==> try-juniper <==
// riscv_pipe
module riscv_pipe (
	input  wire        CLK,
	input  wire        RSTn,
	output wire [11:0] I_MEM_ADDR,
	input  wire [31:0] I_MEM_DI,
	output wire [11:0] D_MEM_ADDR,
	output wire [31:0] D_MEM_DOUT,
	input  wire [31:0] D_MEM_DI,
	output wire        D_MEM_WEN,
	output wire        RF_WE,
	output wire [4:0]  RF_WA,
	output wire [31:0] RF_WD,
	output wire        HALT
);
	wire [4:0]  ra1, ra2;
	wire [31:0] rd1, rd2;
	RISCV_TOP core (
		.CLK         (CLK),
		.RSTn        (RSTn),
		.I_MEM_CSN   (),
		.I_MEM_DI    (I_MEM_DI),
		.I_MEM_ADDR  (I_MEM_ADDR),
		.D_MEM_CSN   (),
		.D_MEM_DI    (D_MEM_DI),
		.D_MEM_DOUT  (D_MEM_DOUT),
		.D_MEM_ADDR  (D_MEM_ADDR),
		.D_MEM_WEN   (D_MEM_WEN),
		.D_MEM_BE    (),
		.RF_WE       (RF_WE),
		.RF_RA1      (ra1),
		.RF_RA2      (ra2),
		.RF_WA1      (RF_WA),
		.RF_RD1      (rd1),
		.RF_RD2      (rd2),
		.RF_WD       (RF_WD),
		.HALT        (HALT),
		.OUTPUT_PORT ()
	);
	REG_FILE #(
		.DWIDTH (32),
		.MDEPTH (32),
		.AWIDTH (5)
	) rf (
  ...
Settings: LEC_CHECK=0, ABC_AREA=1, CAP_MARGIN=25, CELL_PAD_IN_SITES_GLOBAL_PLACEMENT=1, CORE_MARGIN=5, CORE_UTILIZATION=46, CTS_CLUSTER_DIAMETER=191, CTS_CLUSTER_SIZE=33, GPL_TIMING_DRIVEN=0, MAX_ROUTING_LAYER=met5, MIN_ROUTING_LAYER=met2, PLACE_DENSITY=0.37, SETUP_SLACK_MARGIN=0.01, SLEW_MARGIN=15, TNS_END_PERCENT=95; clock period 7.32 ns.
run.sh (not shown) runs the stock make flow with config.mk's settings and CLKGATE_MAP_FILE=.
==> try-tundra (differences from try-juniper) <==
Settings changed: ABC_AREA 1 to not set, CAP_MARGIN 25 to 0, CELL_PAD_IN_SITES_GLOBAL_PLACEMENT 1 to not set, CORE_MARGIN 5 to 2, CORE_UTILIZATION 46 to 70, CTS_CLUSTER_DIAMETER 191 to 353, CTS_CLUSTER_SIZE 33 to 20, GPL_TIMING_DRIVEN 0 to not set, HOLD_SLACK_MARGIN set to -0.1, MAX_ROUTING_LAYER met5 to not set, MIN_ROUTING_LAYER met2 to not set, PLACE_DENSITY 0.37 to not set, SETUP_SLACK_MARGIN 0.01 to -0.18, SLEW_MARGIN 15 to 20, TNS_END_PERCENT 95 to not set.
==> flow/constraint.sdc (replaced) <==
create_clock -name core_clock -period 3.1 [get_ports {CLK}]
set_input_delay 0.6200 -clock core_clock [delete_from_list [all_inputs] [get_ports {CLK}]]
set_output_delay 0.6200 -clock core_clock [all_outputs]
set_load 0.01 [all_outputs]
==> try-harbor (differences from try-juniper) <==
Settings changed: ABC_AREA 1 to not set, CAP_MARGIN 25 to 20, CELL_PAD_IN_SITES_DETAIL_PLACEMENT set to 1, CELL_PAD_IN_SITES_GLOBAL_PLACEMENT 1 to 3, CORE_ASPECT_RATIO set to 0.95, CORE_MARGIN 5 to 2, CORE_UTILIZATION 46 to 30, CTS_CLUSTER_DIAMETER 191 to not set, CTS_CLUSTER_SIZE 33 to not set, GPL_TIMING_DRIVEN 0 to not set, HOLD_SLACK_MARGIN set to 0.04, MAX_ROUTING_LAYER met5 to not set, MIN_ROUTING_LAYER met2 to not set, PLACE_DENSITY 0.37 to not set, SETUP_SLACK_MARGIN 0.01 to not set, SLEW_MARGIN 15 to 20, TNS_END_PERCENT 95 to not set.
==> flow/constraint.sdc (replaced) <==
create_clock -name core_clock -period 6.5 [get_ports {CLK}]
set_input_delay 1.3000 -clock core_clock [delete_from_list [all_inputs] [get_ports {CLK}]]
set_output_delay 1.3000 -clock core_clock [all_outputs]
set_load 0.01 [all_outputs]
==> try-maple (differences from try-juniper) <==
Settings changed: ABC_AREA 1 to not set, CAP_MARGIN 25 to 20, CELL_PAD_IN_SITES_GLOBAL_PLACEMENT 1 to not set, CORE_MARGIN 5 to 2, CORE_UTILIZATION 46 to 69, CTS_CLUSTER_DIAMETER 191 to not set, CTS_CLUSTER_SIZE 33 to 98, GPL_TIMING_DRIVEN 0 to not set, MAX_ROUTING_LAYER met5 to not set, MIN_ROUTING_LAYER met2 to not set, PLACE_DENSITY 0.37 to not set, SETUP_SLACK_MARGIN 0.01 to not set, SLEW_MARGIN 15 to 20, TNS_END_PERCENT 95 to not set.
==> flow/constraint.sdc (replaced) <==
create_clock -name core_clock -period 9.63 [get_ports {CLK}]
set_input_delay 1.9260 -clock core_clock [delete_from_list [all_inputs] [get_ports {CLK}]]
set_output_delay 1.9260 -clock core_clock [all_outputs]
set_load 0.01 [all_outputs]
==> notes <==
Of try-harbor and try-maple, try-harbor has the higher cell count (gap 27%, measured against try-maple).
Flip-flop count is the same in try-harbor and try-maple.
Register-to-register slack: try-maple is higher than try-harbor (2.6 ns).
Combinational power: try-harbor is higher than try-maple (55%).
Clock-buffer cell count: try-maple is lower than try-harbor (32).
Die size: try-tundra < try-maple < try-juniper < try-harbor.
In try-maple the first-iteration DRC count is higher than in try-harbor, by 130%.
Non-clock buffer count: try-harbor is higher than try-maple (47).
Of try-maple and try-harbor, try-maple has the higher sequential share of layout area (gap 1.8 points).
Of try-maple and try-harbor, try-maple has the higher setup slack (gap 2.6 ns).
In try-harbor the core utilization is lower than in try-maple, by 42 points.
try-harbor went through all stages and came out clean. try-juniper died in 5_1_grt with GRT-0116. try-tundra aborted during 5_1_grt. try-maple completed without violations.

---

==> 02-08: inputs <==
Starting RTL as in the previous note.
export LEC_CHECK = 0
export CAP_MARGIN = 10
export CORE_MARGIN = 2
export CORE_UTILIZATION = 72
export CTS_CLUSTER_DIAMETER = 364
export CTS_CLUSTER_SIZE = 41
export HOLD_SLACK_MARGIN = -0.08
export PLACE_DENSITY = 0.66
export SETUP_SLACK_MARGIN = -0.31
export SLEW_MARGIN = 20
create_clock -name core_clock -period 3.0 [get_ports {CLK}]
==> 12-25: changes against 02-08 <==
Settings changed: ABC_AREA set to 1, CAP_MARGIN 10 to 40, CELL_PAD_IN_SITES_DETAIL_PLACEMENT set to 1, CELL_PAD_IN_SITES_GLOBAL_PLACEMENT set to 1, CORE_ASPECT_RATIO set to 0.8, CORE_MARGIN 2 to 8, CORE_UTILIZATION 72 to 47, CTS_CLUSTER_DIAMETER 364 to 255, CTS_CLUSTER_SIZE 41 to not set, GPL_ROUTABILITY_DRIVEN set to 1, GPL_TIMING_DRIVEN set to 0, HOLD_SLACK_MARGIN -0.08 to 0.04, MAX_ROUTING_LAYER set to met4, PLACE_DENSITY 0.66 to not set, PLACE_DENSITY_LB_ADDON set to 0.19, SETUP_SLACK_MARGIN -0.31 to 0.17.
==> flow/constraint.sdc (replaced) <==
create_clock -name core_clock -period 6.5 [get_ports {CLK}]
set_input_delay 1.3000 -clock core_clock [delete_from_list [all_inputs] [get_ports {CLK}]]
set_output_delay 1.3000 -clock core_clock [all_outputs]
set_load 0.01 [all_outputs]
==> notes <==
Synthesized area: 02-08 is lower than 12-25 (about 0.8%).
12-25 never finished: it broke off in global routing (GRT-0116). 02-08 failed in global routing on ODB-0269.
Between 02-08 and 12-25, the lower die area is in 02-08 (gap 39%, measured against 12-25).
Synthesized cell count: 12-25 is higher than 02-08 (64%).
==> figures <==
Outcome: 02-08 stopped before the end; 12-25 stopped before the end
Stage where the flow stopped: 02-08 global routing; 12-25 global routing
Level count of the clock H-tree: 02-08 2; 12-25 4
Total placed cells including tap cells: 02-08 7736; 12-25 12100
Post-Syn Instances: 02-08 5829; 12-25 9541
Avg Inst Size Synth: 02-08 13.1 µm²; 12-25 8.06 µm²
Floorplan utilization: 02-08 0.725; 12-25 0.474
Rows: 02-08 119; 12-25 132
Simple-Gate Fraction of Synth Area: 02-08 0.132; 12-25 0.189
Multiplexer share: 02-08 0.225; 12-25 0.00104
Most frequently used cell type in the post-synthesis netlist: 02-08 edfxtp_1; 12-25 nor2_1
Post-placement setup slack: 02-08 -0.963 ns; 12-25 0.535 ns

---

==> run a <==
riscv_pipe again, from the RTL that the note above started with.
// riscv_pipe
module riscv_pipe (
	input  wire        CLK,
	input  wire        RSTn,
	output wire [11:0] I_MEM_ADDR,
	input  wire [31:0] I_MEM_DI,
	output wire [11:0] D_MEM_ADDR,
	output wire [31:0] D_MEM_DOUT,
	input  wire [31:0] D_MEM_DI,
	output wire        D_MEM_WEN,
	output wire        RF_WE,
	output wire [4:0]  RF_WA,
	output wire [31:0] RF_WD,
	output wire        HALT
);
clock: 3.1 ns
lec_check: 0
cap_margin: 0
core_margin: 2
core_utilization: 70
cts_cluster_diameter: 353
cts_cluster_size: 19
hold_slack_margin: 0.3
setup_slack_margin: -0.18
slew_margin: 20
==> run b (differences from run a) <==
ABC_AREA = 1   (was not set)
CAP_MARGIN = 40   (was 0)
CELL_PAD_IN_SITES_DETAIL_PLACEMENT = 1   (was not set)
CELL_PAD_IN_SITES_GLOBAL_PLACEMENT = 3   (was not set)
CORE_ASPECT_RATIO = 0.95   (was not set)
CORE_UTILIZATION = 30   (was 70)
CTS_CLUSTER_DIAMETER = not set   (was 353)
CTS_CLUSTER_SIZE = not set   (was 19)
HOLD_SLACK_MARGIN = 0.04   (was 0.3)
SETUP_SLACK_MARGIN = 1.6   (was -0.18)
==> flow/constraint.sdc (replaced) <==
create_clock -name core_clock -period 6.5 [get_ports {CLK}]
set_input_delay 1.3000 -clock core_clock [delete_from_list [all_inputs] [get_ports {CLK}]]
set_output_delay 1.3000 -clock core_clock [all_outputs]
set_load 0.01 [all_outputs]
==> run c (differences from run a) <==
CAP_MARGIN = 20   (was 0)
CORE_UTILIZATION = 55   (was 70)
CTS_CLUSTER_DIAMETER = not set   (was 353)
CTS_CLUSTER_SIZE = not set   (was 19)
HOLD_SLACK_MARGIN = not set   (was 0.3)
SETUP_SLACK_MARGIN = not set   (was -0.18)
==> flow/constraint.sdc (replaced) <==
create_clock -name core_clock -period 5.3 [get_ports {CLK}]
set_input_delay 1.0600 -clock core_clock [delete_from_list [all_inputs] [get_ports {CLK}]]
set_output_delay 1.0600 -clock core_clock [all_outputs]
set_load 0.01 [all_outputs]
==> flow_summary.json <==
{
  "topCombFamilyByArea": "multiplexers",
  "synthesis.area_um2": 76250,
  "netlist_instances": 5829,
  "placed_cells": 7729,
  "status": "stopped before the end",
  "num_rows": 121,
  "ys_seq_share": 0.5001,
  "compound_area_frac": 0.08112,
  "avgSynthCellArea_um2": 13.08,
  "chip_area_um2": 111600,
  "ys_top_cells_by_area": "edfxtp_1 41%, mux4_2 20%, dfxtp_1 8.8%",
  "lastStage": "global routing (5_1_grt)",
  "global_route.usage.met2": 0.9536,
  "error": "[ERROR GRT-0232] Routing congestion too high. Check the congestion heatmap in the GUI.",
  "grt_overflow": 432,
  "xor_share": 0.005973,
  "cts_max_level": 3
}
That was run a.
==> flow_summary.json <==
{
  "chip_area_um2": 260400,
  "avgSynthCellArea_um2": 8.061,
  "cts_max_level": 4,
  "placed_cells": 12610,
  "synthesis.area_um2": 76910,
  "status": "finished clean",
  "num_rows": 181,
  "compound_area_frac": 0.2091,
  "netlist_instances": 9541,
  "ys_seq_share": 0.4959,
  "global_route.usage.met2": 0.4962
}
That was run b.
==> flow_summary.json <==
{
  "avgSynthCellArea_um2": 13.08,
  "synthesis.area_um2": 76250,
  "cts_max_level": 4,
  "global_route.usage.met2": 0.6362,
  "topCombFamilyByArea": "multiplexers",
  "chip_area_um2": 141600,
  "status": "finished clean",
  "placed_cells": 7477,
  "netlist_instances": 5829,
  "num_rows": 136
}
That was run c.
No activity file was given, so power comes from the tool's default toggle rates.
